## the reference run
==> flow/design.v (excerpt) <==
module mac_array_4x4 (
    input wire clk,
    input wire rst_n,
    input wire en,
    input wire load_acc,
    input wire [15:0] a_in_0,
    input wire [15:0] a_in_1,
    input wire [15:0] a_in_2,
    input wire [15:0] a_in_3,
    input wire [15:0] b_in_0,
    input wire [15:0] b_in_1,
    input wire [15:0] b_in_2,
    input wire [15:0] b_in_3,
    input wire [511:0] partial_sum_init,
    output wire [31:0] result_0_0, result_0_1, result_0_2, result_0_3,
    output wire [31:0] result_1_0, result_1_1, result_1_2, result_1_3,
    output wire [31:0] result_2_0, result_2_1, result_2_2, result_2_3,
    output wire [31:0] result_3_0, result_3_1, result_3_2, result_3_3
);
    wire [15:0] a_wire [0:3][0:4];   
    wire [15:0] b_wire [0:4][0:3];   
    assign a_wire[0][0] = a_in_0;
    assign a_wire[1][0] = a_in_1;
    assign a_wire[2][0] = a_in_2;
    assign a_wire[3][0] = a_in_3;
    assign b_wire[0][0] = b_in_0;
    assign b_wire[0][1] = b_in_1;
    assign b_wire[0][2] = b_in_2;
    assign b_wire[0][3] = b_in_3;
    wire [31:0] acc_out [0:3][0:3];
    genvar row, col;
    generate
        for (row = 0; row < 4; row = row + 1) begin : pe_row
  ...
Settings: LEC_CHECK=0, CAP_MARGIN=20, CORE_MARGIN=2, CORE_UTILIZATION=72, SLEW_MARGIN=20; clock period 14.1 ns.
run.sh (not shown) runs the stock make flow with config.mk's settings and CLKGATE_MAP_FILE=.
The layout from the reference run, despite a flow that completed every stage, fails the layout checks, with the failing checks listed as negative setup slack.
## Diff of input files: the trial run against the reference run
Settings: swapping 72 for 40 in CORE_UTILIZATION; swapping 14.1 for 17.3 in the clock period (ns, I/O delays scaled along).
Results
- The trial run completed; timing, DRC and antenna clean
- The trial run against the reference run: critical path depth increased by 1 relative to the old numbers, synthesized cell count was more or less identical, register-to-register slack higher.
- From the reference run to the trial run the numbers moved as follows: global-route met3 utilization now sits lower, area of the multi-input gates has decreased, met3 wire length shows a reduction of 49%, total instance count after detailed placement +2,252.
- Going from the reference run to the trial run, the growth of design area from synthesis to finish was found to have gone down by 0.53 points.
- The trial run ended up with b_in_1[0] as its critical path launch point; the reference run ended up with a_in_2[7].
- Comparing the reference run and the trial run, non-clock buffer count is higher on the reference run.

Starting RTL as in the previous note.
make LEC_CHECK=0 CAP_MARGIN=15 CORE_MARGIN=2 CORE_UTILIZATION=72 CTS_CLUSTER_SIZE=91 GPL_ROUTABILITY_DRIVEN=1 GPL_TIMING_DRIVEN=1 HOLD_SLACK_MARGIN=0.17 SETUP_SLACK_MARGIN=-0.75 SLEW_MARGIN=20 finish   # period 11.1 ns
The baseline reached the layout checks and failed them: negative setup slack.
Next try:
--- a/flow/config.mk
+++ b/flow/config.mk
@@ -9,8 +9,6 @@
 export CORE_MARGIN = 2
 export CORE_UTILIZATION = 72
-export CTS_CLUSTER_SIZE = 91
-export GPL_ROUTABILITY_DRIVEN = 1
-export GPL_TIMING_DRIVEN = 1
-export HOLD_SLACK_MARGIN = 0.17
-export SETUP_SLACK_MARGIN = -0.75
+export CTS_CLUSTER_SIZE = 58
+export PLACE_DENSITY_LB_ADDON = 0.01
+export SETUP_SLACK_MARGIN = 2.85
 export SLEW_MARGIN = 20
==> flow/constraint.sdc (replaced) <==
create_clock -name core_clock -period 9.81 [get_ports {clk}]
set_input_delay 1.9620 -clock core_clock [delete_from_list [all_inputs] [get_ports {clk}]]
set_output_delay 1.9620 -clock core_clock [all_outputs]
set_load 0.01 [all_outputs]
The new run completed and failed the layout checks on negative setup slack.
Sequential share of layout area hardly moves.
Setup slack degrades by 1100 ps.
Wire length grows by 1.5%.
Clock-buffer cell count grows by 5.
Worst hold slack barely changes.
Non-clock buffer count grows by 74.
Final cell count grows by 0.32%.
Cell area grows by 0.65%.
Next try:
==> flow/config.mk (replaced) <==
export PLATFORM = sky130hd
export DESIGN_NAME = mac_array_4x4
export DESIGN_NICKNAME = mac_array_4x4
export VERILOG_FILES = /design/flow/design.v
export SDC_FILE = /design/flow/constraint.sdc
export NUM_CORES = 4
export LEC_CHECK = 0
export CAP_MARGIN = 20
export CORE_MARGIN = 2
export CORE_UTILIZATION = 68
export CTS_CLUSTER_SIZE = 47
export SLEW_MARGIN = 20
==> flow/constraint.sdc (replaced) <==
create_clock -name core_clock -period 15.0 [get_ports {clk}]
set_input_delay 3.0000 -clock core_clock [delete_from_list [all_inputs] [get_ports {clk}]]
set_output_delay 3.0000 -clock core_clock [all_outputs]
set_load 0.01 [all_outputs]
The new run produced a layout that fails on negative setup slack.
Final cell count drops by 1.3%.
Synthesized area is unchanged.
Via count goes down by 3.4%.
Wire length drops by 3.8%.
Setup slack is better by 4100 ps.
Critical path depth falls by 1.
Die area went up by about 6%.
Register-to-register slack gains 4400 ps.
Next try:
--- a/flow/config.mk
+++ b/flow/config.mk
@@ -8,5 +8,4 @@
 export CAP_MARGIN = 20
 export CORE_MARGIN = 2
-export CORE_UTILIZATION = 68
-export CTS_CLUSTER_SIZE = 47
+export CORE_UTILIZATION = 61
 export SLEW_MARGIN = 20
==> flow/constraint.sdc (replaced) <==
create_clock -name core_clock -period 17.3 [get_ports {clk}]
set_input_delay 3.4600 -clock core_clock [delete_from_list [all_inputs] [get_ports {clk}]]
set_output_delay 3.4600 -clock core_clock [all_outputs]
set_load 0.01 [all_outputs]
After rerunning:
- This time the run completed without violations
- final area shrinks by 1.2%
- via count came out lower by 2.7%
- routed wire length fell by 0.99%
- register-to-register slack improves by 870 ps
